==> job 2451 <==
Design pcie_pio_ctrl, start of the top module:
module pcie_pio_ctrl (
  input          clk,
  input          reset,
  input          tvalid,
  input  [63:0]  tdata,
  output         tready,
  input  [7:0]   tstrb,
  input  [21:0]  tuser,
  input          tlast,
  output [7:0]   cfg_addr,
  output [31:0]  cfg_wr_data,
  output         cfg_rd_cmd,
  output         cfg_wr_cmd,
  input  [31:0]  cfg_rd_data,
  input          cfg_valid,
  output         fifo0_wr_cmd,
  output [131:0] fifo0_wr_data,
  input          fifo0_empty_flag,
  input          fifo0_full_flag,
  input          fifo0_prog_full_flag,
  input          fifo1_full_flag,
  input          fifo1_empty_flag,
  output         fifo1_rd_cmd,
  input  [131:0] fifo1_rd_data,
  input  [7:0]   cfg_bus_number,
  input  [4:0]   cfg_device_number,
  input  [2:0]   cfg_function_number,
  input          lnk_up,
  input          cfg_to_turnoff,
  output         cfg_to_turnoff_ok,
  output         tx_tvalid,
  output [63:0]  tx_tdata,
  input          tx_tready,
  output [7:0]   tx_tstrb,
  output         tx_tlast
);
make LEC_CHECK=0 CAP_MARGIN=20 CORE_MARGIN=2 CORE_UTILIZATION=72 CTS_CLUSTER_DIAMETER=262 CTS_CLUSTER_SIZE=94 PLACE_DENSITY=0.41 SETUP_SLACK_MARGIN=0.83 SLEW_MARGIN=20 finish   # period 2.81 ns
run.sh (not shown) runs the stock make flow with config.mk's settings and CLKGATE_MAP_FILE=.
==> inputs of job 5005, as changes to job 2451 <==
--- a/flow/config.mk
+++ b/flow/config.mk
@@ -9,7 +9,6 @@
 export CORE_MARGIN = 2
 export CORE_UTILIZATION = 72
-export CTS_CLUSTER_DIAMETER = 262
-export CTS_CLUSTER_SIZE = 94
-export PLACE_DENSITY = 0.41
-export SETUP_SLACK_MARGIN = 0.83
+export CTS_CLUSTER_SIZE = 95
+export SETUP_SLACK_MARGIN = 0.36
 export SLEW_MARGIN = 20
+export TNS_END_PERCENT = 5
==> inputs of job 6777, as changes to job 2451 <==
--- a/flow/config.mk
+++ b/flow/config.mk
@@ -8,8 +8,4 @@
 export CAP_MARGIN = 20
 export CORE_MARGIN = 2
-export CORE_UTILIZATION = 72
-export CTS_CLUSTER_DIAMETER = 262
-export CTS_CLUSTER_SIZE = 94
-export PLACE_DENSITY = 0.41
-export SETUP_SLACK_MARGIN = 0.83
+export CORE_UTILIZATION = 46
 export SLEW_MARGIN = 20
==> flow/constraint.sdc (replaced) <==
create_clock -name core_clock -period 5.05 [get_ports {clk}]
set_input_delay 1.0100 -clock core_clock [delete_from_list [all_inputs] [get_ports {clk}]]
set_output_delay 1.0100 -clock core_clock [all_outputs]
set_load 0.01 [all_outputs]
==> inputs of job 3833, as changes to job 2451 <==
--- a/flow/config.mk
+++ b/flow/config.mk
@@ -8,8 +8,4 @@
 export CAP_MARGIN = 20
 export CORE_MARGIN = 2
-export CORE_UTILIZATION = 72
-export CTS_CLUSTER_DIAMETER = 262
-export CTS_CLUSTER_SIZE = 94
-export PLACE_DENSITY = 0.41
-export SETUP_SLACK_MARGIN = 0.83
+export CORE_UTILIZATION = 19
 export SLEW_MARGIN = 20
==> flow/constraint.sdc (replaced) <==
create_clock -name core_clock -period 13.2 [get_ports {clk}]
set_input_delay 2.6400 -clock core_clock [delete_from_list [all_inputs] [get_ports {clk}]]
set_output_delay 2.6400 -clock core_clock [all_outputs]
set_load 0.01 [all_outputs]
==> summary of the runs <==
Job 2451 aborted during 5_1_grt, error ODB-0269. Job 5005 finished with timing, DRC and antenna clean. Job 6777 passed the timing, design-rule and antenna checks. Job 3833 passed the timing, design-rule and antenna checks.
Setup slack: job 5005 < job 6777 < job 3833.
In job 3833 the design area is larger than in job 6777, by about 3.7%.
Routed wire length, lowest first: job 5005, job 6777, job 3833.
Power: job 3833 < job 6777 < job 5005.
Against job 6777, the combinational power of job 3833 is smaller by about 60%.
In sequential cell count, job 5005 and job 3833 do not differ.


==> job 4713 <==
Starting RTL as in the previous note.
==> flow/config.mk <==
export PLATFORM = sky130hd
export DESIGN_NAME = pcie_pio_ctrl
export DESIGN_NICKNAME = pcie_pio_ctrl
export VERILOG_FILES = /design/flow/design.v
export SDC_FILE = /design/flow/constraint.sdc
export NUM_CORES = 4
export LEC_CHECK = 0
export CAP_MARGIN = 20
export CORE_MARGIN = 2
export CORE_UTILIZATION = 70
export CTS_CLUSTER_DIAMETER = 329
export CTS_CLUSTER_SIZE = 23
export SETUP_SLACK_MARGIN = 0.5
export SLEW_MARGIN = 20
==> flow/constraint.sdc <==
create_clock -name core_clock -period 2.81 [get_ports {clk}]
set_input_delay 0.5620 -clock core_clock [delete_from_list [all_inputs] [get_ports {clk}]]
set_output_delay 0.5620 -clock core_clock [all_outputs]
set_load 0.01 [all_outputs]
==> job 9644 (differences from job 4713) <==
--- a/flow/config.mk
+++ b/flow/config.mk
@@ -7,8 +7,7 @@
 export LEC_CHECK = 0
 export CAP_MARGIN = 20
 export CORE_MARGIN = 2
-export CORE_UTILIZATION = 70
-export CTS_CLUSTER_DIAMETER = 329
-export CTS_CLUSTER_SIZE = 23
-export SETUP_SLACK_MARGIN = 0.5
+export CORE_UTILIZATION = 72
+export CTS_CLUSTER_DIAMETER = 400
+export SETUP_SLACK_MARGIN = 0.44
 export SLEW_MARGIN = 20
==> job 525 (differences from job 4713) <==
--- a/flow/config.mk
+++ b/flow/config.mk
@@ -8,7 +8,6 @@
 export CAP_MARGIN = 20
 export CORE_MARGIN = 2
 export CORE_UTILIZATION = 70
-export CTS_CLUSTER_DIAMETER = 329
 export CTS_CLUSTER_SIZE = 23
 export SETUP_SLACK_MARGIN = 0.5
 export SLEW_MARGIN = 20
==> flow/constraint.sdc (replaced) <==
create_clock -name core_clock -period 2.95 [get_ports {clk}]
set_input_delay 0.5900 -clock core_clock [delete_from_list [all_inputs] [get_ports {clk}]]
set_output_delay 0.5900 -clock core_clock [all_outputs]
set_load 0.01 [all_outputs]
==> comparison <==
The highest clock-buffer cell count belongs to job 525, the lowest to job 4713. Of job 525 and job 9644, job 525 has the higher setup slack (gap 0.17 ns). First-iteration DRC count, lowest first: job 525, job 4713, job 9644. Final area: job 9644 > job 525 > job 4713. Clock skew, highest first: job 9644, job 525, job 4713. The lowest cell count belongs to job 4713, the highest to job 9644. In job 9644 the register-to-register slack is lower than in job 525, by 0.17 ns. In synthesized cell count, job 4713 and job 525 do not differ. Clock power, highest first: job 9644, job 525, job 4713. Sequential share of layout area: job 525 is lower than job 4713 (0.74 points). Flip-flop count is the same in job 525 and job 9644.
Power figures rest on the tool's default switching activity, not on a simulated workload.
